### config.mk
export PLATFORM = sky130hd
export DESIGN_NAME = cnn_layer1
export DESIGN_NICKNAME = cnn_layer1
export VERILOG_FILES = /design/flow/design.v
export SDC_FILE = /design/flow/constraint.sdc
export NUM_CORES = 4
export LEC_CHECK = 0
export ABC_AREA = 0
export CAP_MARGIN = 20
export CELL_PAD_IN_SITES_DETAIL_PLACEMENT = 1
export CELL_PAD_IN_SITES_GLOBAL_PLACEMENT = 1
export CORE_MARGIN = 4
export CORE_UTILIZATION = 70
export CTS_CLUSTER_SIZE = 31
export GPL_ROUTABILITY_DRIVEN = 0
export GPL_TIMING_DRIVEN = 0
export HOLD_SLACK_MARGIN = -0.09
export MAX_ROUTING_LAYER = met4
export MIN_ROUTING_LAYER = met2
export PLACE_DENSITY_LB_ADDON = 0.21
export SETUP_SLACK_MARGIN = 1.8
export SLEW_MARGIN = 20
export TNS_END_PERCENT = 65
### constraint.sdc
create_clock -name core_clock -period 14.0 [get_ports {clk}]
set_input_delay 2.8000 -clock core_clock [delete_from_list [all_inputs] [get_ports {clk}]]
set_output_delay 2.8000 -clock core_clock [all_outputs]
set_load 0.01 [all_outputs]
### design.v
`timescale 1ns / 1ps
module dataReg #(parameter dataWidth=8)(
input i_clk,
input [dataWidth-1:0] i_data,
input i_data_valid,
output reg [dataWidth-1:0] o_data,
output reg o_data_valid
);
always @(posedge i_clk)
begin
    if(i_data_valid)
        o_data <= i_data;
    o_data_valid <= i_data_valid;
end
endmodule
`timescale 1ns / 1ps
module lineBuffer #(parameter dataWidth=8, imageWidth=512)(
input   i_clk,
input   [dataWidth-1:0] i_data,
input   i_data_valid,
output  [dataWidth-1:0] o_data,
output  o_data_valid
);
wire [dataWidth-1:0] w_data_out [imageWidth-1:0];
wire [imageWidth-1:0] w_data_valid;
assign o_data = w_data_out[imageWidth-1];
assign o_data_valid = w_data_valid[imageWidth-1];
generate
    genvar i;
    for(i=0;i<imageWidth;i=i+1)
    begin:loop
        if(i==0)
            dataReg #(.dataWidth(dataWidth))DR0(
                .i_clk(i_clk),
                .i_data(i_data),
                .i_data_valid(i_data_valid),
                .o_data(w_data_out[i]),
                .o_data_valid(w_data_valid[i])
            );
         else
            dataReg #(.dataWidth(dataWidth))DR(
                .i_clk(i_clk),
                .i_data(w_data_out[i-1]),
                .i_data_valid(i_data_valid),
                .o_data(w_data_out[i]),
                .o_data_valid(w_data_valid[i])
            );
    end
endgenerate
endmodule
`timescale 1ns / 1ps
module imageBuffer #(parameter dataWidth=1,kernelWidth=5,kernelHeight=5,imageWidth=256)(
input        i_clk,
input        i_rst,
input  [dataWidth-1:0] i_pixel_data,
input        i_pixel_data_valid,
output [kernelWidth*kernelHeight*dataWidth-1:0] o_data,
output       o_data_valid
);
integer counter;
integer outDataCounter;
reg data_valid_int;
always @(posedge i_clk)
if(i_rst)
begin
    counter <= 0;
    data_valid_int <= 1'b0;
end
else
begin
    if(i_pixel_data_valid & !data_valid_int)
        counter <= counter+1;
    else if(!i_pixel_data_valid & data_valid_int)
        counter <= counter-1;
    if(counter >= (((kernelHeight+1)/2)*imageWidth+(kernelWidth+1)/2))
        data_valid_int <= 1'b1;
    else
        data_valid_int <= 1'b0;
end
always @(posedge i_clk)
begin
    if(i_rst)
        outDataCounter <= 0;
    else if(outDataCounter==imageWidth-1 & data_valid_int)
        outDataCounter <= 0;
    else if(data_valid_int)
        outDataCounter <= outDataCounter+1;
end
assign o_data_valid = data_valid_int & (outDataCounter<imageWidth-kernelWidth+1);
wire [dataWidth-1:0] w_data_reg_out [kernelWidth*kernelHeight-1:0];
wire [kernelWidth*kernelHeight-1:0] w_data_reg_out_valid;
wire [dataWidth-1:0] line_buff_out [kernelHeight-2:0];
wire [kernelHeight-2:0] line_buff_out_valid;
generate
genvar i,j,k;
    for(i=kernelHeight-1;i>=0;i=i-1)
    begin:l1
        for(j=kernelWidth-1;j>=0;j=j-1)
        begin:l2
            for(k=0;k<dataWidth;k=k+1)
            begin:l3
                assign o_data[(kernelHeight-1-i)*kernelWidth*dataWidth+(kernelWidth-1-j)*dataWidth+k] = w_data_reg_out[i*kernelWidth+j][k];
            end
        end
    end
endgenerate
generate
    for(i=0;i<kernelHeight;i=i+1)
    begin:oloop
        for(j=0;j<kernelWidth;j=j+1)
        begin:iloop
            if(i==0&j==0)  
            begin
                dataReg #(.dataWidth(dataWidth))dR0(
                    .i_clk(i_clk),
                    .i_data(i_pixel_data),  
                    .i_data_valid(i_pixel_data_valid),
                    .o_data(w_data_reg_out[i*kernelWidth+j]),
                    .o_data_valid(w_data_reg_out_valid[i*kernelWidth+j])
                );
            end
            else if(j==0)  
            begin
                dataReg #(.dataWidth(dataWidth))dR1(
                    .i_clk(i_clk),
                    .i_data(line_buff_out[i-1]),  
                    .i_data_valid(i_pixel_data_valid),
                    .o_data(w_data_reg_out[i*kernelWidth+j]),
                    .o_data_valid(w_data_reg_out_valid[i*kernelWidth+j])
                );
            end
            else 
            begin
                dataReg #(.dataWidth(dataWidth))dR2(
                    .i_clk(i_clk),
                    .i_data(w_data_reg_out[i*kernelWidth+j-1]),  
                    .i_data_valid(i_pixel_data_valid),
                    .o_data(w_data_reg_out[i*kernelWidth+j]),
                    .o_data_valid(w_data_reg_out_valid[i*kernelWidth+j])
                );
            end
        end
    end
endgenerate
generate
    for(i=0;i<kernelHeight-1;i=i+1)
    begin:loop
        if(i==0)
        begin
            lineBuffer #(.dataWidth(dataWidth),.imageWidth(imageWidth-kernelWidth))lB0(
                .i_clk(i_clk),
                .i_data(w_data_reg_out[kernelWidth-1]),
                .i_data_valid(i_pixel_data_valid),
                .o_data(line_buff_out[i]),
                .o_data_valid(line_buff_out_valid[i])
            );
        end
        else
        begin
            lineBuffer #(.dataWidth(dataWidth),.imageWidth(imageWidth-kernelWidth))lB(
                .i_clk(i_clk),
                .i_data(w_data_reg_out[(i+1)*kernelWidth-1]),
                .i_data_valid(i_pixel_data_valid),
                .o_data(line_buff_out[i]),
                .o_data_valid(line_buff_out_valid[i])
            );        
        end
    end
endgenerate
endmodule
`timescale 1ns / 1ps
module imageBuffer2 #(parameter dataWidth=1,kernelWidth=2,kernelHeight=2,imageWidth=256)(
input        i_clk,
input        i_rst,
input  [dataWidth-1:0] i_pixel_data,
input        i_pixel_data_valid,
output [kernelWidth*kernelHeight*dataWidth-1:0] o_data,
output  reg  o_data_valid
);
integer counter;
always @(posedge i_clk)
if(i_rst)
begin
    counter <= 0;
    o_data_valid <= 1'b0;
end
else
begin
    if(i_pixel_data_valid & !o_data_valid)
        counter <= counter+1;
    else if(!i_pixel_data_valid & o_data_valid)
        counter <= counter-1;
    if(counter == (((kernelHeight)/2)*imageWidth+((kernelWidth)/2)) & i_pixel_data_valid)
        o_data_valid <= 1'b1;
    else if(counter > (((kernelHeight)/2)*imageWidth+(kernelWidth)/2))
        o_data_valid <= 1'b1;
    else
        o_data_valid <= 1'b0;
end
wire [dataWidth-1:0] w_data_reg_out [kernelWidth*kernelHeight-1:0];
wire [kernelWidth*kernelHeight-1:0] w_data_reg_out_valid;
wire [dataWidth-1:0] line_buff_out [kernelHeight-2:0];
wire [kernelHeight-2:0] line_buff_out_valid;
generate
genvar i,j,k;
    for(i=kernelHeight-1;i>=0;i=i-1)
    begin:l1
        for(j=kernelWidth-1;j>=0;j=j-1)
        begin:l2
            for(k=0;k<dataWidth;k=k+1)
            begin:l3
                assign o_data[(kernelHeight-1-i)*kernelWidth*dataWidth+(kernelWidth-1-j)*dataWidth+k] = w_data_reg_out[i*kernelWidth+j][k];
            end
        end
    end
endgenerate
generate
    for(i=0;i<kernelHeight;i=i+1)
    begin:oloop
        for(j=0;j<kernelWidth;j=j+1)
        begin:iloop
            if(i==0&j==0)  
            begin
                dataReg #(.dataWidth(dataWidth))dR0(
                    .i_clk(i_clk),
                    .i_data(i_pixel_data),  
                    .i_data_valid(i_pixel_data_valid),
                    .o_data(w_data_reg_out[i*kernelWidth+j]),
                    .o_data_valid(w_data_reg_out_valid[i*kernelWidth+j])
                );
            end
            else if(j==0)  
            begin
                dataReg #(.dataWidth(dataWidth))dR1(
                    .i_clk(i_clk),
                    .i_data(line_buff_out[i-1]),  
                    .i_data_valid(i_pixel_data_valid),
                    .o_data(w_data_reg_out[i*kernelWidth+j]),
                    .o_data_valid(w_data_reg_out_valid[i*kernelWidth+j])
                );
            end
            else 
            begin
                dataReg #(.dataWidth(dataWidth))dR2(
                    .i_clk(i_clk),
                    .i_data(w_data_reg_out[i*kernelWidth+j-1]),  
                    .i_data_valid(i_pixel_data_valid),
                    .o_data(w_data_reg_out[i*kernelWidth+j]),
                    .o_data_valid(w_data_reg_out_valid[i*kernelWidth+j])
                );
            end
        end
    end
endgenerate
generate
    for(i=0;i<kernelHeight-1;i=i+1)
    begin:loop
        if(i==0)
        begin
            lineBuffer #(.dataWidth(dataWidth),.imageWidth(imageWidth))lB0(
                .i_clk(i_clk),
                .i_data(i_pixel_data),
                .i_data_valid(i_pixel_data_valid),
                .o_data(line_buff_out[i]),
                .o_data_valid(line_buff_out_valid[i])
            );
        end
        else
        begin
            lineBuffer #(.dataWidth(dataWidth),.imageWidth(imageWidth))lB(
                .i_clk(i_clk),
                .i_data(line_buff_out[i-1]),
                .i_data_valid(i_pixel_data_valid),
                .o_data(line_buff_out[i]),
                .o_data_valid(line_buff_out_valid[i])
            );        
        end
    end
endgenerate
endmodule
`timescale 1ns / 1ps
module Convolution #(parameter ConvData=1)(
input i_clk,
input i_rst,
input i_data_valid,
input [71:0]i_data,
output reg o_data_valid,
output reg [23:0]o_data
    );
  integer i;
  reg [23:0] sum,mul;reg [23:0] BiasAdd,x;
  function [15:0] coeff;
    input integer n;
    case(n)
        0: coeff = 16'b1001011101000;
        1: coeff = 16'b1010001110000;
        2: coeff = 16'b111011010110;
        3: coeff = 16'b1100100101010;
        4: coeff = 16'b11111100;
        5: coeff = 16'b1001001111111;
        6: coeff = 16'b1100011011100;
        7: coeff = 16'b110010000000;
        8: coeff = 16'b1010010110010;
        9: coeff = 16'b1110111110101011;
        10: coeff = 16'b11100110000;
        11: coeff = 16'b1111011100111111;
        12: coeff = 16'b10101010010;
        13: coeff = 16'b1100100101011;
        14: coeff = 16'b101100111100;
        15: coeff = 16'b100001010000;
        16: coeff = 16'b111101000111;
        17: coeff = 16'b110011011000;
        18: coeff = 16'b1000100101000;
        19: coeff = 16'b10110111;
        20: coeff = 16'b1101011111000110;
        21: coeff = 16'b1001001010110;
        22: coeff = 16'b101110100001;
        23: coeff = 16'b1101101111101010;
        24: coeff = 16'b111001110000;
        25: coeff = 16'b1001111001100;
        26: coeff = 16'b1101111001111011;
        default: coeff = 16'b0;
    endcase
  endfunction
  function [23:0] bias;
    input integer n;
    case(n)
        0: bias = 24'b1011000100;
        1: bias = 24'b111111111011001001000010;
        2: bias = 24'b101000010000101;
        default: bias = 24'b0;
    endcase
  endfunction
wire [23:0] b_sel = bias(ConvData-1);
always@(posedge i_clk)
o_data_valid <= i_rst ? 1'b0 : i_data_valid;
always@(posedge i_clk)
begin
 sum = 0;x=0;
    for(i=9*(ConvData-1);i<(9*ConvData);i=i+1)
    begin
        mul = $signed(i_data[(i-(9*(ConvData-1)))*8+:8])*$signed(coeff(i));
        x=$signed(x)+$signed(mul);             
    end
    sum =  $signed(x);
    BiasAdd <= $signed(sum) + $signed(b_sel); 
         if(!b_sel[23] &!sum[23] & BiasAdd[23])  
               begin
                   o_data[23] <= 1'b0;
                   o_data[22:0] <= {23{1'b1}};
               end
           else if(b_sel[23] & sum[23] &  !BiasAdd[23])  
               begin
                   o_data[23] <= 1'b1;
                   o_data[22:0] <= {23{1'b0}};
               end
           else
                   o_data <= BiasAdd;
 end 
endmodule
`timescale 1ns / 1ps
module ReLu  #(parameter dataWidth=16,weightIntWidth=4) (
    input           clk,
    input           rst,
    input   [2*dataWidth-1:0]   ReLu_Input,
    input relu_data_valid_In,
    output reg relu_data_valid_Out,
    output  reg [dataWidth+3:0]  out
);
always @(posedge clk)
begin
    relu_data_valid_Out <= rst ? 1'b0 : relu_data_valid_In;
    if($signed(ReLu_Input) >= 0)
    begin
        if(|ReLu_Input[2*dataWidth-1-:weightIntWidth+1])  
            out <= {1'b0,{(dataWidth+3){1'b1}}};  
        else
            out <= ReLu_Input[2*dataWidth-2-weightIntWidth-:dataWidth+4];
    end
    else 
        out <= 0;      
end
endmodule
`timescale 1ns / 1ps
module maxpoolLogic #(parameter imageWidth=256)(
input   i_clk,
input   i_reset_n,
input   i_data_valid,
output o_data_valid
    );
 reg count;
 integer pixelCounter;
 assign o_data_valid = (i_data_valid && (pixelCounter<26) && count);
 always @(posedge i_clk)
 if(!i_reset_n)
 begin
    pixelCounter <= 0;
    count <= 1'b0;
 end
 else
 begin
    if(i_data_valid && pixelCounter == (2*imageWidth-1))
        pixelCounter <= 0;
    else if(i_data_valid) begin
        pixelCounter <= pixelCounter + 1;
    end
    if(i_data_valid)
        count <= ~count;
 end
 endmodule
`timescale 1ns / 1ps
module maxPooler(
    input   i_clk,
    input   i_rst,
    input[63:0] i_data_MP,
    input i_data_valid_MP,
    output reg [15:0] out_data_MP,
    output out_data_valid
    );
    integer i;
    reg [15:0] largest;
    always @(posedge i_clk) begin
        if(i_data_valid_MP)begin
            largest = i_data_MP[15:0];
            for(i=0;i<4;i=i+1)
            begin
                if(i_data_MP[16*i +: 16] > largest)
                    largest = i_data_MP[i*16+:16];
            end
            out_data_MP <= largest;
        end
    end
 maxpoolLogic  #(.imageWidth(26)) MDL(
    .i_clk(i_clk),
    .i_reset_n(!i_rst),
    .i_data_valid(i_data_valid_MP),
    .o_data_valid(out_data_valid)
 );
endmodule
`timescale 1ns / 1ps
module Conv_ReLu_MaxPool #(parameter ConvKernel=1)
                           (input[71:0] inputData,
                           input inputValid,
                           input clk,
                           input rst,
                           output[15:0] MP_Out,
                           output MPOut_valid
    );
    wire out_data_valid;
    wire[71:0] out_data;
    wire data_conv_valid;
    wire[23:0] conv_data;
    wire relu_data_valid_Out;
    wire[15:0]relu_out;
    wire[63:0] Out;
    wire Out_valid;
    Convolution #(.ConvData(ConvKernel))conv (
    .i_clk(clk),
    .i_rst(rst),
    .i_data_valid(inputValid),
    .i_data(inputData),
    .o_data_valid(data_conv_valid),
    .o_data(conv_data)
        );
    ReLu  #(.dataWidth(12),.weightIntWidth(0)) ReLu 
        (.clk(clk), .rst(rst),
        .ReLu_Input(conv_data),
        .relu_data_valid_In(data_conv_valid),
        .relu_data_valid_Out(relu_data_valid_Out),
        .out(relu_out));
     imageBuffer2 #(.dataWidth(16),.kernelWidth(2),.kernelHeight(2),.imageWidth(26)) IB2 (
               . i_clk(clk),
               .i_rst(rst),
               .i_pixel_data(relu_out),
               .i_pixel_data_valid(relu_data_valid_Out),
               .o_data(Out), 
               .o_data_valid(Out_valid) 
             );
      maxPooler MP(
                 .i_clk(clk),
                 .i_rst(rst),
                 .i_data_MP(Out),
                 .i_data_valid_MP(Out_valid),
                 .out_data_MP(MP_Out),
                 .out_data_valid(MPOut_valid)
                 );
endmodule
`timescale 1ns / 1ps
module cnn_layer1 (
    input         clk,
    input         rst,
    input  [7:0]  pix_in,
    input         pix_valid,
    output [15:0] mp_out0,
    output        mp_valid0,
    output [15:0] mp_out1,
    output        mp_valid1,
    output [15:0] mp_out2,
    output        mp_valid2
);
    wire [71:0] win_data;
    wire        win_valid;
    imageBuffer #(.dataWidth(8),.kernelWidth(3),.kernelHeight(3),.imageWidth(28)) IB (
        .i_clk(clk),
        .i_rst(rst),
        .i_pixel_data(pix_in),
        .i_pixel_data_valid(pix_valid),
        .o_data(win_data),
        .o_data_valid(win_valid)
    );
    Conv_ReLu_MaxPool #(.ConvKernel(1)) CRM1 (
        .inputData(win_data), .inputValid(win_valid), .clk(clk), .rst(rst),
        .MP_Out(mp_out0), .MPOut_valid(mp_valid0));
    Conv_ReLu_MaxPool #(.ConvKernel(2)) CRM2 (
        .inputData(win_data), .inputValid(win_valid), .clk(clk), .rst(rst),
        .MP_Out(mp_out1), .MPOut_valid(mp_valid1));
    Conv_ReLu_MaxPool #(.ConvKernel(3)) CRM3 (
        .inputData(win_data), .inputValid(win_valid), .clk(clk), .rst(rst),
        .MP_Out(mp_out2), .MPOut_valid(mp_valid2));
endmodule
### run.sh
#!/bin/bash
# the make line also repeats each setting of config.mk as NAME=value (left out here)
make -C /OpenROAD-flow-scripts/flow DESIGN_CONFIG=/design/flow/config.mk WORK_HOME=/design/flow/orfs CLKGATE_MAP_FILE= finish
==> flow_metrics.py, run 1 <==
# Metrics from the implementation run
metrics = {
    "floorplan": {
        "die_y_um": 448,
        "num_rows": 161,
        "die-width_um": 448,
        "initCoreUtil_pct": 70.4,
        "die_area_um2": 201000,
        "core_um2": 193000,
        "ios": 62,
    },
    "place": {
        "port_buffers": 60,
        "pre_cts_slack_ps": 125,
        "hpwlAfterDp_um": 360000,
    },
    "yosys": {
        "synth_adder_area_share_pct": 30.1,
        "ff_type": "edfxtp_1",
        "logic_family": "adder cells",
        "postSynthSeqShare_pct": 47.4,
        "postSynth.asyncResetShare_pct": 0,
        "edf_count": 1864,
        "avgSynthCellArea_um2": 12.9,
        "simple_gate_area_share_pct": 5.83,
        "ys_sh_xor_pct": 3.74,
        "synth_top_area_share_pct": 41.3,
        "ys_sh_mux_pct": 1.40,
        "top_cells_by_count": "inv_1 (1964), edfxtp_1 (1864), ha_1 (1466)",
        "yosys_area_um2": 136000,
        "top_area_cell": "edfxtp_1",
        "ys_cells": 10500,
        "synth_area_um2": 136000,
        "yosysUniqueCellTypes": 97,
        "area_leaders": "edfxtp_1 (41%), fa_1 (17%), ha_1 (14%), dfxtp_1 (6.1%), inv_1 (5.4%)",
        "fp_nets": 13100,
        "synthCells": 10500,
        "synth.most_common_cell": "inv_1",
        "yosysWarnings": 12,
        "ys.flops": 2279,
        "yosys.area_share.aoi_pct": 5.79,
    },
    "run_status": {
        "stop_stage": "clock tree synthesis",
        "firstError": "[ERROR DPL-0033] detailed placement checks failed during check placement.",
        "outcome": "stopped before the end",
    },
}
[per-stage QoR]
step | setup TNS (ps) | cell area [um2] | hold WS, ps | std cells
2_1_floorplan | 0 | 136000 | 386 | 10500
3_3_place_gp | -3003630 | 140000 | 388 | 13100
3_5_place_dp | 0 | 141000 | 391 | 13200
==> run 2, diff against run 1 <==
ABC_AREA = not set   (was 0)
CELL_PAD_IN_SITES_DETAIL_PLACEMENT = 0   (was 1)
CELL_PAD_IN_SITES_GLOBAL_PLACEMENT = not set   (was 1)
CORE_MARGIN = 2   (was 4)
CORE_UTILIZATION = 60   (was 70)
CTS_CLUSTER_SIZE = not set   (was 31)
GPL_ROUTABILITY_DRIVEN = not set   (was 0)
GPL_TIMING_DRIVEN = not set   (was 0)
HOLD_SLACK_MARGIN = not set   (was -0.09)
MAX_ROUTING_LAYER = not set   (was met4)
MIN_ROUTING_LAYER = not set   (was met2)
PLACE_DENSITY = 0.75   (was not set)
PLACE_DENSITY_LB_ADDON = not set   (was 0.21)
SETUP_SLACK_MARGIN = 0.76   (was 1.8)
TNS_END_PERCENT = not set   (was 65)
clock period = 20.2 ns   (was 14.0 ns; I/O delays follow)
==> run 2 against run 1 <==
Compared with the run above:
- the run now finishes clean
- die size rose by 14%
- synthesized cell count is the same
- synthesized area unchanged
==> flow_metrics.py, run 2 <==
# Physical implementation metrics
metrics = {
    "yosys": {
        "synthCells": 10500,
        "synth_top_area_share_pct": 41.3,
        "synth_adder_area_share_pct": 30.1,
        "ys_sh_xor_pct": 3.74,
        "yosysUniqueCellTypes": 97,
        "synth_area_um2": 136000,
        "simple_gate_area_share_pct": 5.83,
        "fp_nets": 13100,
        "ys_sh_mux_pct": 1.40,
        "top_cells_by_count": "inv_1 (1964), edfxtp_1 (1864), ha_1 (1466)",
        "postSynth.asyncResetShare_pct": 0,
        "ff_type": "edfxtp_1",
        "yosys_area_um2": 136000,
        "postSynthSeqShare_pct": 47.4,
        "avgSynthCellArea_um2": 12.9,
        "yosysWarnings": 12,
        "area_leaders": "edfxtp_1 (41%), fa_1 (17%), ha_1 (14%), dfxtp_1 (6.1%), inv_1 (5.4%)",
        "ys.flops": 2279,
        "yosys.area_share.aoi_pct": 5.79,
        "ys_cells": 10500,
        "edf_count": 1864,
        "logic_family": "adder cells",
        "top_area_cell": "edfxtp_1",
        "synth.most_common_cell": "inv_1",
    },
    "clock_tree": {
        "postCtsResizedCells": 0,
        "cts_tree": "yes",
        "postCtsSetupRepairBufs": 0,
        "cts_num_sinks": 2279,
        "clock-root-buffer": "clkbuf_16",
        "clkLatencyLatePin_ps": 910,
        "clk_pin_slew_worst_paths_ps": 70,
        "ctsHoldBuffers": 0,
        "cts_max_level": 4,
        "clk_path_buf_depth": 3,
        "cts_buffers": 220,
    },
    "detailed_routing": {
        "route.detailed.drc": 0,
        "vias": 78500,
        "wl_per_cell_um": 23.2,
        "drtPass1Iterations": 6,
        "drt-initial-drc-count": 6142,
        "drtAntennaViolNets": 0,
        "via_per_inst": 5.61,
        "routed_wl_um": 325000,
    },
    "worst_hold_path": {
        "holdCritPathClass": "flop to flop",
        "holdCritStartpoint": "CRM2.ReLu.out[8]",
        "holdPathStages": 0,
    },
    "critical_path": {
        "rr_endpoint": "CRM2.conv.o_data[14]",
        "endpoint_kind": "flop",
        "crit_family": "adder cells",
        "startpoint": "IB.oloop[1].iloop[0].genblk1.genblk1.dR1.o_data[1]",
        "arrival_ps": 13420,
        "cp_common_cell": "fa_1",
        "reg2reg_slack_ps": 7490,
        "crit_path_end": "CRM2.conv.o_data[14]",
        "cpMaxStageDelayCell": "edfxtp_1",
        "path_buffers": 9,
        "critPathLaunchType": "flop",
        "cp_num_cells": 42,
        "critPathKind": "flop to flop",
        "critical_path_required_ps": 20910,
        "rr_worst_depth": 42,
        "slowest_delay_ps": 820,
        "crit-reg2reg-launch": "IB.oloop[1].iloop[0].genblk1.genblk1.dR1.o_data[1]",
        "path_max_fanout": 16,
    },
    "grt": {
        "grt_start_max_net_pins": 215,
        "grt_usage_pct": 28.9,
        "grt_pass1_vias": 81300,
        "antenna_found_initial": 10,
        "globalRouteOverflowTotal": 0,
        "grt_pass1_wl_um": 494000,
    },
    "floorplan": {
        "initCoreUtil_pct": 60.4,
        "die-width_um": 479,
        "ios": 62,
        "die_y_um": 479,
        "num_rows": 174,
        "die_area_um2": 230000,
        "core_um2": 225000,
    },
    "sta": {
        "hold_ws_ps": 336,
        "min_period_ps": 12710,
        "setup_violations": 0,
        "timing.final.crit_share_pct": 62.9,
        "skew_ps": 88.9,
        "layout_setup_ws_ps": 7490,
        "slew_headroom_pct": 11.1,
        "fin_tns_setup_ps": 0,
        "tightestPinTransition_ps": 1330,
        "clock.fmax_ghz": 0.0787,
        "final-max-slew-violation-count": 0,
        "hold_viol_final": 0,
        "grt_setup_unrepaired": "no",
    },
    "run_status": {
        "outcome": "complete, no violations",
    },
    "place": {
        "pre_cts_slack_ps": 7600,
        "hpwlAfterDp_um": 250000,
        "gp_congestion": 1.04,
        "port_buffers": 61,
    },
    "cells_and_area": {
        "area_delta_synth_final_pct": 9.34,
        "fin_nets": 13400,
        "fin_util_pct": 66.0,
    },
    "job": {
        "warnings": 147,
        "max_cap_violations": 0,
    },
}
## run 2: cell type report
cell class | count | area, um2
clock inverter | 145 | 1780
sequential | 2279 | 64300
clock buffer | 274 | 6060
antenna | 8 | 20.0
inverter | 1966 | 7380
multi-input combinational | 6181 | 63700
timing repair buffer | 152 | 1330
tap | 2992 | 3740
fill | 16400 | 76400
## run 2: routing by layer
layer  global-route usage, %  up-vias  part of all wire (%)
met4                    10.7        2                   4.2
met3                    5.59      523                   6.9
met5                   0.290        -                 0.028
met1                    41.6    39500                    44
met2                    43.9     2170                    45
li1                        -    36300                     -
## run 2: through the flow
stage | area [um2] | cells
floorplan | 136000 | 10500
global placement | 140000 | 13600
detailed placement | 140000 | 13600
CTS | 148000 | 14000
global route | 148000 | 14000
finish | 148000 | 14000
==> run 3, diff against run 2 <==
CELL_PAD_IN_SITES_DETAIL_PLACEMENT = not set   (was 0)
CORE_UTILIZATION = 63   (was 60)
PLACE_DENSITY = 0.6   (was 0.75)
SETUP_SLACK_MARGIN = not set   (was 0.76)
clock period = 12.7 ns   (was 20.2 ns; I/O delays follow)
==> run 3 against run 2 <==
Compared with the run above:
- still clean
- non-clock buffer count grew 35
- register-to-register slack worse by 6800 ps
- critical path depth is the same
- highest routed layer unchanged
==> flow_metrics.py, run 3 <==
# Physical implementation metrics
metrics = {
    "run_status": {
        "outcome": "complete, no violations",
    },
    "critical_path": {
        "rr_endpoint": "CRM2.conv.o_data[15]",
        "endpoint_kind": "flop",
        "reg2reg_slack_ps": 680,
        "rr_worst_depth": 42,
        "slowest_delay_ps": 590,
        "crit_family": "adder cells",
        "path_buffers": 9,
        "crit-reg2reg-launch": "IB.oloop[1].iloop[0].genblk1.genblk1.dR1.o_data[3]",
        "critPathLaunchType": "flop",
        "cp_common_cell": "fa_1",
        "critPathKind": "flop to flop",
        "startpoint": "IB.oloop[1].iloop[0].genblk1.genblk1.dR1.o_data[3]",
        "path_max_fanout": 16,
        "critical_path_required_ps": 13460,
        "cp_num_cells": 42,
        "crit_path_end": "CRM2.conv.o_data[15]",
        "cpMaxStageDelayCell": "edfxtp_1",
        "arrival_ps": 12780,
    },
    "floorplan": {
        "initCoreUtil_pct": 63.3,
        "die_area_um2": 219000,
        "die-width_um": 468,
        "core_um2": 214000,
        "num_rows": 170,
        "die_y_um": 468,
        "ios": 62,
    },
    "yosys": {
        "yosysWarnings": 12,
        "area_leaders": "edfxtp_1 (41%), fa_1 (17%), ha_1 (14%), dfxtp_1 (6.1%), inv_1 (5.4%)",
        "ys_sh_xor_pct": 3.74,
        "simple_gate_area_share_pct": 5.83,
        "top_cells_by_count": "inv_1 (1964), edfxtp_1 (1864), ha_1 (1466)",
        "ys_sh_mux_pct": 1.40,
        "fp_nets": 13100,
        "edf_count": 1864,
        "ys.flops": 2279,
        "yosys.area_share.aoi_pct": 5.79,
        "postSynthSeqShare_pct": 47.4,
        "yosys_area_um2": 136000,
        "avgSynthCellArea_um2": 12.9,
        "synth_adder_area_share_pct": 30.1,
        "ys_cells": 10500,
        "top_area_cell": "edfxtp_1",
        "postSynth.asyncResetShare_pct": 0,
        "synth_area_um2": 136000,
        "ff_type": "edfxtp_1",
        "synth_top_area_share_pct": 41.3,
        "yosysUniqueCellTypes": 97,
        "logic_family": "adder cells",
        "synthCells": 10500,
        "synth.most_common_cell": "inv_1",
    },
    "place": {
        "placedInstanceArea_um2": 141000,
        "port_buffers": 61,
        "hpwlAfterDp_um": 257000,
        "gp_congestion": 1.03,
    },
    "detailed_routing": {
        "via_per_inst": 5.73,
        "vias": 79600,
        "wl_per_cell_um": 24.4,
        "route.detailed.drc": 0,
        "drt-initial-drc-count": 7116,
        "drtPass1Iterations": 7,
        "drtAntennaViolNets": 0,
        "routed_wl_um": 339000,
    },
    "grt": {
        "grtUsageMet2_pct": 49.1,
        "grt_usage_pct": 31.5,
        "grt_pass1_vias": 82300,
        "grt_start_max_net_pins": 204,
        "met3_usage_pct": 6.80,
        "globalRouteOverflowTotal": 0,
        "antenna_found_initial": 13,
        "grt_pass1_wl_um": 506000,
        "busiest_layer": "met2",
        "grt_use_met1_pct": 43.7,
    },
    "sta": {
        "setup_violations": 0,
        "grt_setup_unrepaired": "no",
        "tightestPinTransition_ps": 1270,
        "hold_viol_final": 0,
        "hold_ws_ps": 348,
        "timing.final.crit_share_pct": 94.7,
        "min_period_ps": 12020,
        "slew_headroom_pct": 14.9,
        "fin_tns_setup_ps": 0,
        "clock.fmax_ghz": 0.0832,
        "skew_ps": 118,
        "final-max-slew-violation-count": 0,
    },
    "job": {
        "max_cap_violations": 0,
        "warnings": 152,
    },
    "worst_hold_path": {
        "holdPathStages": 0,
        "holdCritPathClass": "flop to flop",
    },
    "clock_tree": {
        "cts_max_level": 4,
        "cts_num_sinks": 2279,
        "ctsHoldBuffers": 0,
        "clkLatencyLatePin_ps": 930,
        "clk_pin_slew_worst_paths_ps": 70,
        "cts_tree": "yes",
        "clock-root-buffer": "clkbuf_16",
        "clk_path_buf_depth": 3,
        "cts_buffers": 222,
    },
    "cells_and_area": {
        "fin_nets": 13400,
        "area_delta_synth_final_pct": 9.67,
        "fin_area_um2": 149000,
        "fin_util_pct": 69.4,
    },
}
==> run 3: routing by layer <==
metal / up-vias / part of all wire, %
met3: 633 / 7.3
li1: 36300 / -
met4: 8 / 4.3
met5: - / 0.016
met2: 2526 / 46
met1: 40100 / 42
==> run 3: per-stage QoR <==
step                cells  setup slack, ps
floorplan           10500             -787
global placement    13400              759
detailed placement  13500              699
CTS                 13900              550
global route        13900             72.1
finish              13900              678
==> run 3: area by class of cell <==
cell class                 instances  area [um2]
antenna                            4        10.0
clock buffer                     301        6190
clock inverter                   124        1710
fill                           14900       65500
inverter                        1966        7390
multi-input combinational       6181       63900
sequential                      2279       64300
tap                             2838        3550
timing repair buffer             187        1660
==> run 3: what timing repair did <==
action,CTS,global route
resized,0,2
setup buffers,0,0
endpoints found under the hold margin,0,0
setup endpoints to repair,0,16
==> run 4, diff against run 3 <==
ABC_AREA = 0   (was not set)
CELL_PAD_IN_SITES_GLOBAL_PLACEMENT = 1   (was not set)
CORE_MARGIN = 3   (was 2)
CORE_UTILIZATION = 68   (was 63)
CTS_CLUSTER_SIZE = 86   (was not set)
GPL_TIMING_DRIVEN = 0   (was not set)
MAX_ROUTING_LAYER = met4   (was not set)
PLACE_DENSITY = not set   (was 0.6)
PLACE_DENSITY_LB_ADDON = 0.11   (was not set)
clock period = 21.8 ns   (was 12.7 ns; I/O delays follow)
==> run 4 against run 3 <==
Compared with the run above:
- still clean
- first-iteration DRC count rose by 46%
- setup slack improved by 6900 ps
- cell area fell by 0.19%
- critical path depth fell by 2
- critical endpoint is now CRM2.conv.o_data[16]
- largest cell class unchanged
- highest routed layer is now met4
==> flow_metrics.py, run 4 <==
# Physical implementation metrics
metrics = {
    "detailed_routing": {
        "wl_met1_um": 147000,
        "wl_met2_um": 183000,
        "route.detailed.drc": 0,
        "drtPass1Iterations": 19,
        "routed_wl_um": 393000,
        "via_per_inst": 6.24,
        "routed.top_layer": "met4",
        "drt-initial-drc-count": 10400,
        "drtAntennaViolNets": 0,
        "vias": 85500,
        "wl_per_cell_um": 28.7,
        "dr_wl_met3_um": 35600,
    },
    "yosys": {
        "fp_nets": 13100,
        "ys_sh_mux_pct": 1.40,
        "yosys.area_share.aoi_pct": 5.79,
        "postSynthSeqShare_pct": 47.4,
        "yosysUniqueCellTypes": 97,
        "avgSynthCellArea_um2": 12.9,
        "top_cells_by_count": "inv_1 (1964), edfxtp_1 (1864), ha_1 (1466)",
        "synth_area_um2": 136000,
        "synthCells": 10500,
        "logic_family": "adder cells",
        "ys_cells": 10500,
        "simple_gate_area_share_pct": 5.83,
        "yosysWarnings": 12,
        "ff_type": "edfxtp_1",
        "yosys_area_um2": 136000,
        "synth_top_area_share_pct": 41.3,
        "top_area_cell": "edfxtp_1",
        "area_leaders": "edfxtp_1 (41%), fa_1 (17%), ha_1 (14%), dfxtp_1 (6.1%), inv_1 (5.4%)",
        "synth_adder_area_share_pct": 30.1,
        "ys_sh_xor_pct": 3.74,
        "synth.most_common_cell": "inv_1",
        "postSynth.asyncResetShare_pct": 0,
        "edf_count": 1864,
        "ys.flops": 2279,
    },
    "critical_path": {
        "slowest_delay_ps": 1020,
        "path_buffers": 8,
        "crit-reg2reg-launch": "IB.oloop[1].iloop[0].genblk1.genblk1.dR1.o_data[1]",
        "crit_family": "adder cells",
        "path_max_fanout": 13,
        "rr_endpoint": "CRM2.conv.o_data[16]",
        "reg2reg_slack_ps": 7620,
        "critPathLaunchType": "flop",
        "startpoint": "IB.oloop[1].iloop[0].genblk1.genblk1.dR1.o_data[1]",
        "cpMaxStageDelayCell": "edfxtp_1",
        "critPathKind": "flop to flop",
        "endpoint_kind": "flop",
        "critical_path_required_ps": 22530,
        "cp_num_cells": 40,
        "cp_common_cell": "fa_1",
        "rr_worst_depth": 40,
        "arrival_ps": 14910,
        "crit_path_end": "CRM2.conv.o_data[16]",
    },
    "clock_tree": {
        "cts_buffers": 216,
        "postCtsResizedCells": 0,
        "clk_path_buf_depth": 3,
        "clkLatencyLatePin_ps": 940,
        "ctsHoldBuffers": 0,
        "postCtsSetupRepairBufs": 0,
        "cts_num_sinks": 2279,
        "cts_tree": "yes",
        "cts_max_level": 4,
        "clk_pin_slew_worst_paths_ps": 70,
        "clock-root-buffer": "clkbuf_16",
    },
    "cells_and_area": {
        "fin_area_um2": 148000,
        "fillers": 11800,
        "instances_no_fill": 13700,
        "fin_nets": 13500,
        "area_delta_synth_final_pct": 9.46,
    },
    "sta": {
        "clock.fmax_ghz": 0.0705,
        "hold_ws_ps": 328,
        "slew_headroom_pct": 16.5,
        "final-max-slew-violation-count": 0,
        "grt_setup_unrepaired": "no",
        "tightestPinTransition_ps": 1240,
        "setup_violations": 0,
        "timing.final.crit_share_pct": 65.0,
        "min_period_ps": 14180,
        "hold_viol_final": 0,
        "skew_ps": 126,
    },
    "place": {
        "port_buffers": 60,
        "dpl.cell_count": 13300,
        "gp_congestion": 1.03,
        "placedInstanceArea_um2": 141000,
        "hpwlAfterDp_um": 272000,
    },
    "job": {
        "warnings": 147,
        "max_cap_violations": 0,
    },
    "floorplan": {
        "die_y_um": 453,
        "ios": 62,
        "initCoreUtil_pct": 68.6,
        "core_um2": 198000,
        "die_area_um2": 205000,
        "die-width_um": 453,
        "num_rows": 163,
    },
    "worst_hold_path": {
        "holdPathStages": 0,
        "holdCritPathClass": "flop to flop",
    },
    "grt": {
        "globalRouteOverflowTotal": 0,
        "grt_usage_pct": 40.3,
        "grt_pass1_wl_um": 580000,
        "antenna_found_initial": 22,
        "grt_start_max_net_pins": 118,
        "grt_pass1_vias": 89000,
    },
    "run_status": {
        "outcome": "complete, no violations",
    },
}
[run 4: area by class of cell]
class,count,area (um2),area share (%)
sequential,2279,64300,43.3
multi-input combinational,6181,63600,42.8
inverter,1966,7380,4.97
clock buffer,293,6090,4.10
tap,2640,3300,2.23
timing repair buffer,116,1830,1.24
clock inverter,117,1540,1.04
buffer,95,382,0.257
antenna,22,55.1,0.0371
[run 4: through the flow]
stage | utilization [%] | setup WS (ps) | setup TNS (ps)
floorplan | - | 697 | 0
global placement | 70.5 | -4290 | -382990
detailed placement | 71.1 | 8340 | 0
CTS | 75.0 | 7830 | 0
global route | 75.0 | 7150 | 0
finish | 75.0 | 7620 | 0
[run 4: metal layers]
layer  GRT usage [%]  vias up
met3            8.96     1600
met1            50.4    42200
met2            61.6     5329
li1                -    36400
met5               -        -
met4            22.2        0
==> run 5, diff against run 4 <==
ABC_AREA = not set   (was 0)
CELL_PAD_IN_SITES_GLOBAL_PLACEMENT = not set   (was 1)
CORE_ASPECT_RATIO = 1.3   (was not set)
CORE_MARGIN = 2   (was 3)
CORE_UTILIZATION = 67   (was 68)
CTS_CLUSTER_DIAMETER = 32   (was not set)
CTS_CLUSTER_SIZE = 47   (was 86)
GPL_TIMING_DRIVEN = 1   (was 0)
MIN_ROUTING_LAYER = met1   (was not set)
PLACE_DENSITY_LB_ADDON = 0.01   (was 0.11)
SETUP_SLACK_MARGIN = -0.54   (was not set)
SLEW_MARGIN = 35   (was 20)
clock period = 7.97 ns   (was 21.8 ns; I/O delays follow)
==> run 5 against run 4 <==
Compared with the run above:
- the run now fails in global routing
- synthesized cell count stayed put
- synthesized area stayed put
- die size is 0.60% higher
==> flow_metrics.py, run 5 <==
# Metrics from the implementation run
metrics = {
    "grt": {
        "grt_usage_pct": 66.3,
        "globalRouteOverflowTotal": 20,
    },
    "place": {
        "port_buffers": 61,
        "dpl.cell_count": 14600,
        "placedInstanceArea_um2": 151000,
        "hpwlAfterDp_um": 302000,
        "gp_congestion": 1.09,
    },
    "floorplan": {
        "die_y_um": 517,
        "ios": 62,
        "die_area_um2": 206000,
        "core_um2": 202000,
        "die-width_um": 399,
        "initCoreUtil_pct": 67.3,
        "num_rows": 188,
    },
    "yosys": {
        "yosys.area_share.aoi_pct": 5.79,
        "ys_cells": 10500,
        "yosys_area_um2": 136000,
        "yosysWarnings": 12,
        "synth_top_area_share_pct": 41.3,
        "postSynth.asyncResetShare_pct": 0,
        "synth_adder_area_share_pct": 30.1,
        "area_leaders": "edfxtp_1 (41%), fa_1 (17%), ha_1 (14%), dfxtp_1 (6.1%), inv_1 (5.4%)",
        "fp_nets": 13100,
        "yosysUniqueCellTypes": 97,
        "edf_count": 1864,
        "synthCells": 10500,
        "ys_sh_xor_pct": 3.74,
        "synth.most_common_cell": "inv_1",
        "logic_family": "adder cells",
        "postSynthSeqShare_pct": 47.4,
        "top_cells_by_count": "inv_1 (1964), edfxtp_1 (1864), ha_1 (1466)",
        "ys.flops": 2279,
        "synth_area_um2": 136000,
        "ff_type": "edfxtp_1",
        "top_area_cell": "edfxtp_1",
        "ys_sh_mux_pct": 1.40,
        "simple_gate_area_share_pct": 5.83,
        "avgSynthCellArea_um2": 12.9,
    },
    "run_status": {
        "outcome": "stopped before the end",
        "firstError": "[ERROR GRT-0232] Routing congestion too high. Check the congestion heatmap in the GUI.",
        "stop_stage": "global routing",
    },
    "clock_tree": {
        "cts_max_level": 5,
        "clk_path_buf_depth": 4,
        "clock-root-buffer": "clkbuf_16",
        "cts_num_sinks": 2279,
        "cts_buffers": 312,
    },
}
run 5: stage by stage:
step	setup WS (ps)
after CTS	-2630
after detailed placement	-3380
after global placement	-3280
after floorplan	-5520
run 5: what timing repair did:
action | 4_1_cts
pin swaps | 368
gates cloned | 2
buffers inserted | 147
hold buffers | 0
endpoints found under the setup margin | 113
gates resized | 740
run 5: metal layers:
layer	global-route usage [%]	overflow
met5	-	-
met4	63.9	9
met3	46.4	4
met2	84.7	5
met1	64.3	2
==> run 6, diff against run 5 <==
CELL_PAD_IN_SITES_GLOBAL_PLACEMENT = 3   (was not set)
CORE_MARGIN = 7   (was 2)
CORE_UTILIZATION = 20   (was 67)
CTS_CLUSTER_SIZE = not set   (was 47)
SETUP_SLACK_MARGIN = not set   (was -0.54)
clock period = 19.1 ns   (was 7.97 ns; I/O delays follow)
==> run 6 against run 5 <==
Compared with the run above:
- the run now finishes clean
- synthesized area unchanged
- die size went up to 3.4 times the previous value
- synthesized cell count stayed put
==> flow_metrics.py, run 6 <==
# Physical implementation metrics
metrics = {
    "yosys": {
        "synth_area_um2": 136000,
        "simple_gate_area_share_pct": 5.83,
        "synthCells": 10500,
        "ys_sh_mux_pct": 1.40,
        "top_area_cell": "edfxtp_1",
        "avgSynthCellArea_um2": 12.9,
        "ys_sh_xor_pct": 3.74,
        "ys_cells": 10500,
        "postSynth.asyncResetShare_pct": 0,
        "yosys.area_share.aoi_pct": 5.79,
        "yosysWarnings": 12,
        "ff_type": "edfxtp_1",
        "edf_count": 1864,
        "logic_family": "adder cells",
        "ys.flops": 2279,
        "synth.most_common_cell": "inv_1",
        "top_cells_by_count": "inv_1 (1964), edfxtp_1 (1864), ha_1 (1466)",
        "area_leaders": "edfxtp_1 (41%), fa_1 (17%), ha_1 (14%), dfxtp_1 (6.1%), inv_1 (5.4%)",
        "synth_adder_area_share_pct": 30.1,
        "yosys_area_um2": 136000,
        "yosysUniqueCellTypes": 97,
        "postSynthSeqShare_pct": 47.4,
        "fp_nets": 13100,
        "synth_top_area_share_pct": 41.3,
    },
    "cells_and_area": {
        "fin_util_pct": 25.1,
        "fillers": 70300,
        "instances_no_fill": 20800,
        "fin_nets": 13900,
        "area_delta_synth_final_pct": 24.9,
    },
    "clock_tree": {
        "cts_max_level": 6,
        "clk_pin_slew_worst_paths_ps": 40,
        "cts_buffers": 590,
        "postCtsResizedCells": 0,
        "clk_path_buf_depth": 4,
        "ctsHoldBuffers": 0,
        "cts_tree": "yes",
        "clkLatencyLatePin_ps": 1030,
        "postCtsSetupRepairBufs": 0,
        "cts_num_sinks": 2279,
        "clock-root-buffer": "clkbuf_16",
    },
    "place": {
        "hpwlAfterDp_um": 390000,
        "dpl.cell_count": 19700,
        "gp_congestion": 0.816,
        "pre_cts_slack_ps": 5620,
        "port_buffers": 61,
    },
    "sta": {
        "skew_ps": 69.6,
        "hold_viol_final": 0,
        "tightestPinTransition_ps": 1040,
        "final-max-slew-violation-count": 0,
        "setup_violations": 0,
        "hold_ws_ps": 360,
        "min_period_ps": 13180,
        "clock.fmax_ghz": 0.0758,
        "grt_setup_unrepaired": "no",
        "slew_headroom_pct": 30.2,
        "timing.final.crit_share_pct": 69.0,
        "layout_setup_ws_ps": 5920,
        "fin_tns_setup_ps": 0,
    },
    "critical_path": {
        "path_buffers": 7,
        "path_max_fanout": 16,
        "cp_common_cell": "fa_1",
        "crit_path_end": "CRM2.conv.o_data[8]",
        "cpMaxStageDelayCell": "ha_1",
        "endpoint_kind": "flop",
        "cp_num_cells": 39,
        "rr_worst_depth": 39,
        "crit-reg2reg-launch": "IB.oloop[1].iloop[0].genblk1.genblk1.dR1.o_data[1]",
        "critical_path_required_ps": 19990,
        "critPathKind": "flop to flop",
        "reg2reg_slack_ps": 5920,
        "startpoint": "IB.oloop[1].iloop[0].genblk1.genblk1.dR1.o_data[1]",
        "slowest_delay_ps": 890,
        "crit_family": "adder cells",
        "rr_endpoint": "CRM2.conv.o_data[8]",
        "critPathLaunchType": "flop",
        "arrival_ps": 14070,
    },
    "detailed_routing": {
        "via_per_inst": 3.82,
        "drt-initial-drc-count": 3729,
        "routed_wl_um": 486000,
        "vias": 79300,
        "route.detailed.drc": 0,
        "wl_per_cell_um": 23.4,
        "drtAntennaViolNets": 0,
        "drtPass1Iterations": 5,
    },
    "run_status": {
        "outcome": "complete, no violations",
    },
    "job": {
        "max_cap_violations": 0,
        "warnings": 147,
    },
    "floorplan": {
        "initCoreUtil_pct": 20.1,
        "core_um2": 675000,
        "ios": 62,
        "die_y_um": 953,
        "num_rows": 344,
        "die_area_um2": 702000,
        "die-width_um": 736,
    },
    "grt": {
        "grt_pass1_wl_um": 685000,
        "grt_usage_pct": 14.1,
        "antenna_found_initial": 45,
        "grt_pass1_vias": 88700,
        "grt_start_max_net_pins": 154,
        "globalRouteOverflowTotal": 0,
    },
    "worst_hold_path": {
        "holdCritPathClass": "flop to flop",
        "holdPathStages": 0,
    },
}
## run 6: cell type report
cell class                      count  area, um2  area share, %
Antenna cell                       15       37.5         0.0222
Multi-Input combinational cell   6181      64000           37.7
Inverter                         1966       7380           4.36
Timing Repair Buffer              240       2120           1.25
Clock inverter                    375       4860           2.87
Tap cell                         8996      11300           6.64
Sequential cell                  2279      64300           37.9
Clock buffer                      711      15500           9.17
## run 6: routing by layer
layer,GRT usage (%),vias to the layer above,part of all wire [%]
met5,-,-,0
met2,25.3,1116,52
li1,-,37500,-
met3,1.85,609,3.0
met4,3.70,0,2.8
met1,16.6,40100,42
## run 6: per-stage QoR
stage,instance area [um2]
detailed placement,149000
global placement,149000
CTS,169000
finish,169000
global route,169000
floorplan,136000
==> run 7, diff against run 6 <==
ABC_AREA = 1   (was not set)
CELL_PAD_IN_SITES_GLOBAL_PLACEMENT = not set   (was 3)
CORE_ASPECT_RATIO = not set   (was 1.3)
CORE_MARGIN = 2   (was 7)
CORE_UTILIZATION = 70   (was 20)
CTS_CLUSTER_DIAMETER = 210   (was 32)
CTS_CLUSTER_SIZE = 43   (was not set)
GPL_TIMING_DRIVEN = not set   (was 1)
MAX_ROUTING_LAYER = not set   (was met4)
MIN_ROUTING_LAYER = not set   (was met1)
PLACE_DENSITY_LB_ADDON = not set   (was 0.01)
SETUP_SLACK_MARGIN = -0.55   (was not set)
SLEW_MARGIN = 20   (was 35)
clock period = 7.97 ns   (was 19.1 ns; I/O delays follow)
==> run 7 against run 6 <==
Compared with the run above:
- synthesized cell count up 22%
- die size fell by 71%
- synthesized area is 4.3% higher
- the flow now stops in global routing
==> flow_metrics.py, run 7 <==
# Metrics from the implementation run
metrics = {
    "yosys": {
        "top_cells_by_count": "inv_1 (2790), edfxtp_1 (1864), nand2_1 (1646)",
        "edf_count": 1864,
        "ys.flops": 2279,
        "logic_family": "adder cells",
        "ff_type": "edfxtp_1",
        "synthCells": 12800,
        "postSynthSeqShare_pct": 45.4,
        "area_leaders": "edfxtp_1 (40%), fa_1 (16%), ha_1 (13%), inv_1 (7.4%), dfxtp_1 (5.9%)",
        "yosysUniqueCellTypes": 69,
        "postSynth.asyncResetShare_pct": 0,
        "yosys_area_um2": 141000,
        "top_area_cell": "edfxtp_1",
        "synth_area_um2": 141000,
        "synth_adder_area_share_pct": 28.9,
        "yosys.area_share.aoi_pct": 4.84,
        "ys_sh_xor_pct": 2.69,
        "yosysWarnings": 12,
        "synth.most_common_cell": "inv_1",
        "simple_gate_area_share_pct": 10.5,
        "ys_cells": 12800,
        "ys_sh_mux_pct": 0,
        "avgSynthCellArea_um2": 11.1,
        "fp_nets": 15400,
        "synth_top_area_share_pct": 39.6,
    },
    "floorplan": {
        "die_y_um": 454,
        "die-width_um": 454,
        "ios": 62,
        "num_rows": 165,
        "die_area_um2": 206000,
        "core_um2": 201000,
        "initCoreUtil_pct": 70.2,
    },
    "run_status": {
        "outcome": "stopped before the end",
        "firstError": "[ERROR GRT-0232] Routing congestion too high. Check the congestion heatmap in the GUI.",
        "stop_stage": "global routing",
    },
    "clock_tree": {
        "clock-root-buffer": "clkbuf_16",
        "clk_path_buf_depth": 3,
        "cts_buffers": 59,
        "cts_num_sinks": 2279,
        "cts_max_level": 2,
        "ctsHoldBuffers": 0,
    },
    "place": {
        "gp_congestion": 1.08,
        "hpwlAfterDp_um": 357000,
        "port_buffers": 61,
    },
    "grt": {
        "grt_usage_pct": 56.3,
        "globalRouteOverflowTotal": 6,
    },
}
[run 7: repair_timing]
action / 4_1_cts
setup buffers: 71
resized: 587
setup endpoints to repair: 121
pin swaps: 315
cloned: 1
hold endpoints to repair: 0
[run 7: per-layer routing]
metal	track usage [%]	GRT overflow
met5	18.8	0
met2	75.8	0
met3	35.7	3
met1	60.1	0
met4	47.3	3
[run 7: through the flow]
step / util, % / setup WS, ps / cell area (um2) / cells
2_1_floorplan: - / -4600 / 141000 / 12800
3_5_place_dp: 77.3 / -2750 / 156000 / 16800
4_1_cts: 79.7 / -2040 / 161000 / 17000
3_3_place_gp: 77.3 / -2440 / 156000 / 16800
==> run 8, diff against run 7 <==
ABC_AREA = not set   (was 1)
CORE_UTILIZATION = 59   (was 70)
CTS_CLUSTER_DIAMETER = not set   (was 210)
SETUP_SLACK_MARGIN = 1.61   (was -0.55)
clock period = 9.29 ns   (was 7.97 ns; I/O delays follow)
==> run 8 against run 7 <==
Compared with the run above:
- the layout now fails its checks (negative setup slack)
- synthesized area shrank 4.1%
- die size grew 14%
- synthesized cell count shrank 18%
==> flow_metrics.py, run 8 <==
# Physical implementation metrics
metrics = {
    "yosys": {
        "synth.most_common_cell": "inv_1",
        "ff_type": "edfxtp_1",
        "area_leaders": "edfxtp_1 (41%), fa_1 (17%), ha_1 (14%), dfxtp_1 (6.1%), inv_1 (5.4%)",
        "postSynth.asyncResetShare_pct": 0,
        "edf_count": 1864,
        "ys_sh_mux_pct": 1.40,
        "synth_adder_area_share_pct": 30.1,
        "top_area_cell": "edfxtp_1",
        "avgSynthCellArea_um2": 12.9,
        "yosysUniqueCellTypes": 97,
        "logic_family": "adder cells",
        "fp_nets": 13100,
        "yosys.area_share.aoi_pct": 5.79,
        "postSynthSeqShare_pct": 47.4,
        "synth_top_area_share_pct": 41.3,
        "yosysWarnings": 12,
        "top_cells_by_count": "inv_1 (1964), edfxtp_1 (1864), ha_1 (1466)",
        "synth_area_um2": 136000,
        "yosys_area_um2": 136000,
        "synthCells": 10500,
        "ys.flops": 2279,
        "simple_gate_area_share_pct": 5.83,
        "ys_sh_xor_pct": 3.74,
        "ys_cells": 10500,
    },
    "critical_path": {
        "cpMaxStageDelayCell": "fa_1",
        "rr_endpoint": "CRM2.conv.o_data[19]",
        "path_max_fanout": 7,
        "crit-reg2reg-launch": "IB.oloop[0].iloop[0].genblk1.dR0.o_data[0]",
        "cp_num_cells": 41,
        "cp_common_cell": "fa_1",
        "rr_worst_depth": 41,
        "crit_path_end": "CRM2.conv.o_data[19]",
        "reg2reg_slack_ps": -1260,
        "endpoint_kind": "flop",
        "crit_family": "adder cells",
        "startpoint": "IB.oloop[0].iloop[0].genblk1.dR0.o_data[0]",
        "critPathLaunchType": "flop",
        "path_buffers": 14,
        "arrival_ps": 11330,
        "slowest_delay_ps": 570,
        "critical_path_required_ps": 10070,
        "critPathKind": "flop to flop",
    },
    "grt": {
        "grt_pass1_wl_um": 529000,
        "grt_pass1_vias": 87700,
        "antenna_found_initial": 11,
        "grt_usage_pct": 30.2,
        "grt_start_max_net_pins": 217,
        "globalRouteOverflowTotal": 0,
    },
    "cells_and_area": {
        "area_delta_synth_final_pct": 20.6,
        "fin_nets": 14700,
        "fin_util_pct": 71.7,
    },
    "floorplan": {
        "die-width_um": 483,
        "core_um2": 228000,
        "ios": 62,
        "num_rows": 175,
        "initCoreUtil_pct": 59.5,
        "die_area_um2": 234000,
        "die_y_um": 483,
    },
    "place": {
        "gp_congestion": 1.04,
        "pre_cts_slack_ps": -1940,
        "hpwlAfterDp_um": 269000,
        "port_buffers": 61,
    },
    "clock_tree": {
        "cts_max_level": 4,
        "cts_buffers": 219,
        "clkLatencyLatePin_ps": 910,
        "ctsHoldBuffers": 0,
        "cts_num_sinks": 2279,
        "clk_path_buf_depth": 3,
        "clk_pin_slew_worst_paths_ps": 70,
        "clock-root-buffer": "clkbuf_16",
        "cts_tree": "yes",
    },
    "sta": {
        "final-max-slew-violation-count": 0,
        "clock.fmax_ghz": 0.0948,
        "hold_viol_final": 0,
        "setup_violations": 88,
        "min_period_ps": 10550,
        "timing.final.crit_share_pct": 114,
        "tightestPinTransition_ps": 1270,
        "layout_setup_ws_ps": -1260,
        "slew_headroom_pct": 14.4,
        "skew_ps": 107,
        "grt_setup_unrepaired": "yes",
    },
    "detailed_routing": {
        "via_per_inst": 5.48,
        "drt-initial-drc-count": 6403,
        "drtPass1Iterations": 8,
        "vias": 84000,
        "route.detailed.drc": 0,
        "drtAntennaViolNets": 0,
        "routed_wl_um": 355000,
        "wl_per_cell_um": 23.1,
    },
    "worst_hold_path": {
        "holdCritPathClass": "flop to flop",
        "holdPathStages": 0,
    },
    "job": {
        "max_cap_violations": 0,
        "warnings": 149,
    },
    "run_status": {
        "so.violations": "negative setup slack",
        "outcome": "finished with violations",
    },
}
==> run 8: metrics by stage <==
| step | hold WS [ps] | instances | area (um2) | TNS [ps] |
|---|---|---|---|---|
| after floorplan | 386 | 10500 | 136000 | -1347420 |
| after global placement | 389 | 14700 | 149000 | -105490 |
| after detailed placement | 389 | 14700 | 149000 | -110750 |
| after CTS | 331 | 15200 | 161000 | -60390 |
| after global routing | 333 | 15300 | 163000 | -92770 |
| final | 345 | 15300 | 163000 | -67980 |
==> run 8: routing by layer <==
layer  track usage (%)  up-vias  wire length (um)
li1                  -    38900                 -
met1              42.1    42300            152000
met2              47.7     2096            166000
met3              4.82      578             20700
met4              12.2        4             16400
met5                 0        -                23
==> run 8: layout make-up <==
cell class	instances	area [um2]
flip-flops and latches	2279	64300
clock buffers	281	6030
clock inverters	134	1780
diodes	5	12.5
well taps	3009	3760
inverters	1966	7400
multi-input cells	6183	68000
fillers	15300	64500
repair buffers	1479	12200
==> run 8: timing repair <==
action                     4_1_cts  5_1_grt
setup buffers                  131       91
setup endpoints to repair      134      150
pin swaps                      470      294
gates cloned                     2        1
gates resized                  690      349
==> run 9, diff against run 8 <==
ABC_AREA = 1   (was not set)
CORE_UTILIZATION = 70   (was 59)
CTS_CLUSTER_DIAMETER = 210   (was not set)
SETUP_SLACK_MARGIN = -0.57   (was 1.61)
clock period = 7.87 ns   (was 9.29 ns; I/O delays follow)
==> run 9 against run 8 <==
Compared with the run above:
- the flow now stops in global routing
- die size is 12% lower
- synthesized cell count is 22% higher
- synthesized area is 4.3% higher
==> flow_metrics.py, run 9 <==
# Metrics from the implementation run
metrics = {
    "yosys": {
        "postSynth.asyncResetShare_pct": 0,
        "synth.most_common_cell": "inv_1",
        "top_area_cell": "edfxtp_1",
        "ff_type": "edfxtp_1",
        "synthCells": 12800,
        "edf_count": 1864,
        "top_cells_by_count": "inv_1 (2790), edfxtp_1 (1864), nand2_1 (1646)",
        "yosys_area_um2": 141000,
        "yosysWarnings": 12,
        "avgSynthCellArea_um2": 11.1,
        "ys_cells": 12800,
        "ys.flops": 2279,
        "ys_sh_xor_pct": 2.69,
        "fp_nets": 15400,
        "logic_family": "adder cells",
        "area_leaders": "edfxtp_1 (40%), fa_1 (16%), ha_1 (13%), inv_1 (7.4%), dfxtp_1 (5.9%)",
        "yosys.area_share.aoi_pct": 4.84,
        "postSynthSeqShare_pct": 45.4,
        "synth_adder_area_share_pct": 28.9,
        "yosysUniqueCellTypes": 69,
        "synth_area_um2": 141000,
        "synth_top_area_share_pct": 39.6,
        "ys_sh_mux_pct": 0,
        "simple_gate_area_share_pct": 10.5,
    },
    "floorplan": {
        "ios": 62,
        "die_area_um2": 206000,
        "initCoreUtil_pct": 70.2,
        "num_rows": 165,
        "die-width_um": 454,
        "core_um2": 201000,
        "die_y_um": 454,
    },
    "place": {
        "dpl.cell_count": 16900,
        "pre_cts_slack_ps": -2830,
        "gp_congestion": 1.09,
        "port_buffers": 61,
        "hpwlAfterDp_um": 354000,
    },
    "grt": {
        "grt_usage_pct": 53.9,
        "globalRouteOverflowTotal": 36,
    },
    "clock_tree": {
        "clock-root-buffer": "clkbuf_16",
        "cts_num_sinks": 2279,
        "cts_buffers": 60,
        "cts_max_level": 2,
        "clk_path_buf_depth": 3,
    },
    "run_status": {
        "stop_stage": "global routing",
        "firstError": "[ERROR GRT-0116] Global routing finished with congestion. Check the congestion regions in the DRC Viewer.",
        "outcome": "stopped before the end",
    },
}
-- run 9: metrics by stage --
step	area (um2)	hold slack, ps	setup TNS, ps
after global placement	156000	388	-180830
after detailed placement	156000	389	-217580
after floorplan	141000	379	-3403550
after CTS	163000	393	-166950
-- run 9: repair_timing --
item,in CTS
pin swaps,483
gates resized,967
hold buffers,0
endpoints found under the setup margin,103
gates cloned,3
buffers inserted,143
endpoints found under the hold margin,0
-- run 9: layer usage --
metal,GRT usage [%],GRT overflow
met5,16.1,0
met3,30.3,2
met2,75.5,17
met4,44.7,16
met1,58.0,1
==> run 10, diff against run 9 <==
CAP_MARGIN = 35   (was 20)
CELL_PAD_IN_SITES_DETAIL_PLACEMENT = 2   (was not set)
CELL_PAD_IN_SITES_GLOBAL_PLACEMENT = 3   (was not set)
CORE_ASPECT_RATIO = 0.52   (was not set)
CORE_MARGIN = 4   (was 2)
CORE_UTILIZATION = 52   (was 70)
CTS_CLUSTER_DIAMETER = 204   (was 210)
CTS_CLUSTER_SIZE = 31   (was 43)
HOLD_SLACK_MARGIN = 0.21   (was not set)
MAX_ROUTING_LAYER = met4   (was not set)
PLACE_DENSITY = 0.9   (was not set)
SETUP_SLACK_MARGIN = 3.64   (was -0.57)
SLEW_MARGIN = 10   (was 20)
TNS_END_PERCENT = 55   (was not set)
clock period = 14.0 ns   (was 7.87 ns; I/O delays follow)
==> run 10 against run 9 <==
Compared with the run above:
- the run fails in detailed placement
- synthesized area is the same
- synthesized cell count is the same
- die size grew 37%
==> flow_metrics.py, run 10 <==
# Metrics from the implementation run
metrics = {
    "yosys": {
        "synth.most_common_cell": "inv_1",
        "ys_sh_mux_pct": 0,
        "logic_family": "adder cells",
        "ff_type": "edfxtp_1",
        "avgSynthCellArea_um2": 11.1,
        "edf_count": 1864,
        "ys.flops": 2279,
        "top_cells_by_count": "inv_1 (2790), edfxtp_1 (1864), nand2_1 (1646)",
        "yosysUniqueCellTypes": 69,
        "ys_sh_xor_pct": 2.69,
        "synthCells": 12800,
        "postSynth.asyncResetShare_pct": 0,
        "simple_gate_area_share_pct": 10.5,
        "yosys.area_share.aoi_pct": 4.84,
        "postSynthSeqShare_pct": 45.4,
        "area_leaders": "edfxtp_1 (40%), fa_1 (16%), ha_1 (13%), inv_1 (7.4%), dfxtp_1 (5.9%)",
        "synth_adder_area_share_pct": 28.9,
        "synth_area_um2": 141000,
        "synth_top_area_share_pct": 39.6,
        "top_area_cell": "edfxtp_1",
        "yosys_area_um2": 141000,
        "fp_nets": 15400,
        "yosysWarnings": 12,
        "ys_cells": 12800,
    },
    "floorplan": {
        "die_y_um": 384,
        "num_rows": 137,
        "die_area_um2": 281000,
        "ios": 62,
        "initCoreUtil_pct": 52.5,
        "core_um2": 269000,
        "die-width_um": 731,
    },
    "place": {
        "gp_congestion": 1.12,
        "port_buffers": 61,
    },
    "run_status": {
        "firstError": "[ERROR DPL-0033] detailed placement checks failed during check placement.",
        "outcome": "stopped before the end",
        "stop_stage": "detailed placement",
    },
}
run 10: per-stage QoR:
step                    setup slack, ps  area [um2]
after global placement             2110      147000
after floorplan                    1430      141000
